## cpu
module cpu(clock,reset,imem_addr,imem_data,dmem_addr,dmem_we,dmem_wdata,dmem_rdata);
Settings: LEC_CHECK=0, ABC_AREA=1, CAP_MARGIN=20, CELL_PAD_IN_SITES_DETAIL_PLACEMENT=1, CELL_PAD_IN_SITES_GLOBAL_PLACEMENT=2, CORE_MARGIN=2, CORE_UTILIZATION=40, GPL_ROUTABILITY_DRIVEN=0, MAX_ROUTING_LAYER=met4, MIN_ROUTING_LAYER=met1, SETUP_SLACK_MARGIN=1.42, SLEW_MARGIN=35; clock period 8.0 ns.
run.sh (not shown) runs the stock make flow with config.mk's settings and CLKGATE_MAP_FILE=.
Next try:
--- a/flow/config.mk
+++ b/flow/config.mk
@@ -9,4 +9,2 @@
 export CAP_MARGIN = 20
-export CELL_PAD_IN_SITES_DETAIL_PLACEMENT = 1
-export CELL_PAD_IN_SITES_GLOBAL_PLACEMENT = 2
 export CORE_MARGIN = 2
@@ -15,3 +13,2 @@
 export MAX_ROUTING_LAYER = met4
-export MIN_ROUTING_LAYER = met1
 export SETUP_SLACK_MARGIN = 1.42
- critical path depth went up by 2
- worst setup slack improved by 500 ps
- routed wire length went down by 13%
- global-route usage went down by 4.2 points
Next try:
==> flow/config.mk (replaced) <==
export PLATFORM = sky130hd
export DESIGN_NAME = cpu
export DESIGN_NICKNAME = cpu
export VERILOG_FILES = /design/flow/design.v
export SDC_FILE = /design/flow/constraint.sdc
export NUM_CORES = 4
export LEC_CHECK = 0
export CAP_MARGIN = 20
export CORE_MARGIN = 2
export CORE_UTILIZATION = 40
export SLEW_MARGIN = 20
=> The new run finished with timing, DRC and antenna clean. Sequential power barely changes. Global-route usage fell by 3.4 points. Synthesized cell count fell by a quarter to a third. Area after synthesis fell by a few percent. Wire length fell by roughly a tenth. Count of clock-buffer cells in the layout fell by 1. Core utilization rose by 0.66 points.

== job 3203 ==
cpu again, from the RTL that the note above started with.
make LEC_CHECK=0 ABC_AREA=1 CAP_MARGIN=20 CELL_PAD_IN_SITES_GLOBAL_PLACEMENT=2 CORE_MARGIN=2 CORE_UTILIZATION=40 GPL_ROUTABILITY_DRIVEN=0 MAX_ROUTING_LAYER=met4 MIN_ROUTING_LAYER=met2 SETUP_SLACK_MARGIN=1.42 SLEW_MARGIN=35 finish   # period 8.0 ns
Inputs modified between job 3203 and job 1976:
- removing MAX_ROUTING_LAYER (formerly met4)
- removing GPL_ROUTABILITY_DRIVEN (formerly 0)
- removing ABC_AREA (formerly 1)
- removing MIN_ROUTING_LAYER (formerly met2)
- removing CELL_PAD_IN_SITES_GLOBAL_PLACEMENT (formerly 2)
Results
[compare] base=job 3203 new=job 1976: non-clock buffer count lost 1, wire length went down, chip area in the Yosys report shows a reduction of 660 sq um. Taking job 3203 as the reference, in job 1976 global-route congestion overflow total now sits at about the same level; utilization now sits higher; minimum setup slack in the final design now sits lower; sequential share of layout area now sits higher. Going from job 3203 to job 1976, wire length of the first global-routing pass down about 24%; total number of cells along the worst setup path moved down; clock buffer and inverter area fraction after layout lost 0.38 points; clock power shrank by about 12%.
The inputs of job 5592 differ from those of job 1976 as listed below.
- CORE_UTILIZATION changed from 40 to 72
- SETUP_SLACK_MARGIN changed from 1.42 to 1.22
- PLACE_DENSITY_LB_ADDON newly set to 0.27
- HOLD_SLACK_MARGIN newly set to 0.3
- SLEW_MARGIN changed from 35 to 20
- ABC_AREA newly set to 1
- the clock period (ns, I/O delays scaled along) changed from 8.0 to 4.19
[summary]
Job 1976 finished end to end and its layout was clean on timing, DRC and antenna. What ended job 5592 was a tool error in 5_1_grt; the run never finished. Comparing job 1976 and job 5592, the higher post-place setup slack is on job 1976. On job 5592: share of cell area taken by muxes after synthesis is 12 points lower than what job 1976 gave. The placer congestion estimate in job 5592 was higher than what job 1976 gave. NOTE number of standard cells after synthesis job 1976->job 5592 increased by more than a quarter. In job 5592, the area after synthesis came out 4.2% above the value in job 1976. Changes observed in job 5592 relative to job 1976: cell resize tally after clock tree synthesis shows an increase of 183, die outline width has decreased, total cells reported by yosys after synthesis went up. As of job 5592, site row count had fallen by more than 10% compared to job 1976.
Edits applied to the flow inputs when going from job 5592 to job 9956:
- a change of SETUP_SLACK_MARGIN from 1.22 to 1.17
- an added CORE_ASPECT_RATIO of 0.5
- a deleted HOLD_SLACK_MARGIN that had been 0.3
- an added CTS_CLUSTER_SIZE of 100
- an added CTS_CLUSTER_DIAMETER of 346
- a deleted PLACE_DENSITY_LB_ADDON that had been 0.27
- an added TNS_END_PERCENT of 10
- a change of the clock period (ns, I/O delays scaled along) from 4.19 to 4.13
Notes after the runs:
Job 9956 and job 5592: no clean run
5_1_grt: job 5592 exited with error
Delta (job 9956 minus job 5592): number of synthesized flops with an enable pin held; overall die height went down 44 microns; placement-stage cell area held.

cpu again, from the RTL that the note above started with.
make LEC_CHECK=0 ABC_AREA=1 CAP_MARGIN=10 CELL_PAD_IN_SITES_DETAIL_PLACEMENT=0 CORE_MARGIN=2 CORE_UTILIZATION=68 CTS_CLUSTER_DIAMETER=31 CTS_CLUSTER_SIZE=90 GPL_ROUTABILITY_DRIVEN=1 GPL_TIMING_DRIVEN=1 HOLD_SLACK_MARGIN=0.18 SETUP_SLACK_MARGIN=0.75 SLEW_MARGIN=20 TNS_END_PERCENT=90 finish   # period 5.09 ns
Edit:
- CAP_MARGIN: 10 -> 20
- CELL_PAD_IN_SITES_DETAIL_PLACEMENT: 0 -> not set
- CORE_UTILIZATION: 68 -> 72
- CTS_CLUSTER_DIAMETER: 31 -> not set
- CTS_CLUSTER_SIZE: 90 -> not set
- GPL_ROUTABILITY_DRIVEN: 1 -> not set
- GPL_TIMING_DRIVEN: 1 -> not set
- HOLD_SLACK_MARGIN: 0.18 -> not set
- PLACE_DENSITY_LB_ADDON: not set -> 0.27
- SETUP_SLACK_MARGIN: 0.75 -> not set
- TNS_END_PERCENT: 90 -> not set
- clock period: 5.09 -> 4.19 ns (I/O delays scaled with it)
The changed run completed, yet does not pass: setup timing.
Setup slack degrades by 0.65 ns.
Combinational power came out higher by roughly a tenth.
Synthesized cell count is unchanged.
Final cell count came out lower by a few percent.
Clock power goes down by about a fifth.
Edit:
- CORE_ASPECT_RATIO: not set -> 0.5
- CTS_CLUSTER_DIAMETER: not set -> 292
- CTS_CLUSTER_SIZE: not set -> 99
- PLACE_DENSITY: not set -> 0.36
- PLACE_DENSITY_LB_ADDON: 0.27 -> not set
- SETUP_SLACK_MARGIN: not set -> 1.27
- clock period: 4.19 -> 4.35 ns (I/O delays scaled with it)
What happened: With this change the flow stopped in global routing (5_1_grt) on GRT-0232; synthesized area does not change; die area went up by 0.31%; synthesized cell count does not change.
Edit:
- ABC_AREA: 1 -> not set
- CORE_ASPECT_RATIO: 0.5 -> not set
- CORE_UTILIZATION: 72 -> 65
- CTS_CLUSTER_DIAMETER: 292 -> not set
- CTS_CLUSTER_SIZE: 99 -> not set
- PLACE_DENSITY: 0.36 -> not set
- SETUP_SLACK_MARGIN: 1.27 -> not set
- TNS_END_PERCENT: not set -> 5
- clock period: 4.35 -> 6.34 ns (I/O delays scaled with it)
The new run produced a clean layout.
Die size climbs by about 6%.
Synthesized cell count shrinks by 27%.
Synthesized area goes down by 4.0%.
Edit:
- CORE_UTILIZATION: 65 -> 54
- CTS_CLUSTER_SIZE: not set -> 95
- TNS_END_PERCENT: 5 -> not set
- clock period: 6.34 -> 3.59 ns (I/O delays scaled with it)
- Now the flow finished but fails on setup timing
- hold slack gets better by 0.014 ns
- register-to-register slack gets worse by 1.5 ns
- total power came out higher by 88%
- design area came out higher by about 11%
- via count came out higher by about 2.7%
- clock power came out higher by 93%
- worst setup slack gets worse by 1.5 ns
- area after synthesis does not change
- count of clock-buffer cells in the layout came out higher by 9
Edit:
- ABC_AREA: not set -> 1
- CAP_MARGIN: 20 -> 0
- CORE_UTILIZATION: 54 -> 72
- CTS_CLUSTER_SIZE: 95 -> not set
- PLACE_DENSITY_LB_ADDON: not set -> 0.27
- SETUP_SLACK_MARGIN: not set -> 1.12
- clock period: 3.59 -> 4.19 ns (I/O delays scaled with it)
This time the run aborted during global routing (5_1_grt), error GRT-0232.
Die size drops by about a fifth.
Area after synthesis climbs by a few percent.
Synthesized cell count climbs by well over a third.
Power and IR drop assume default switching activity.
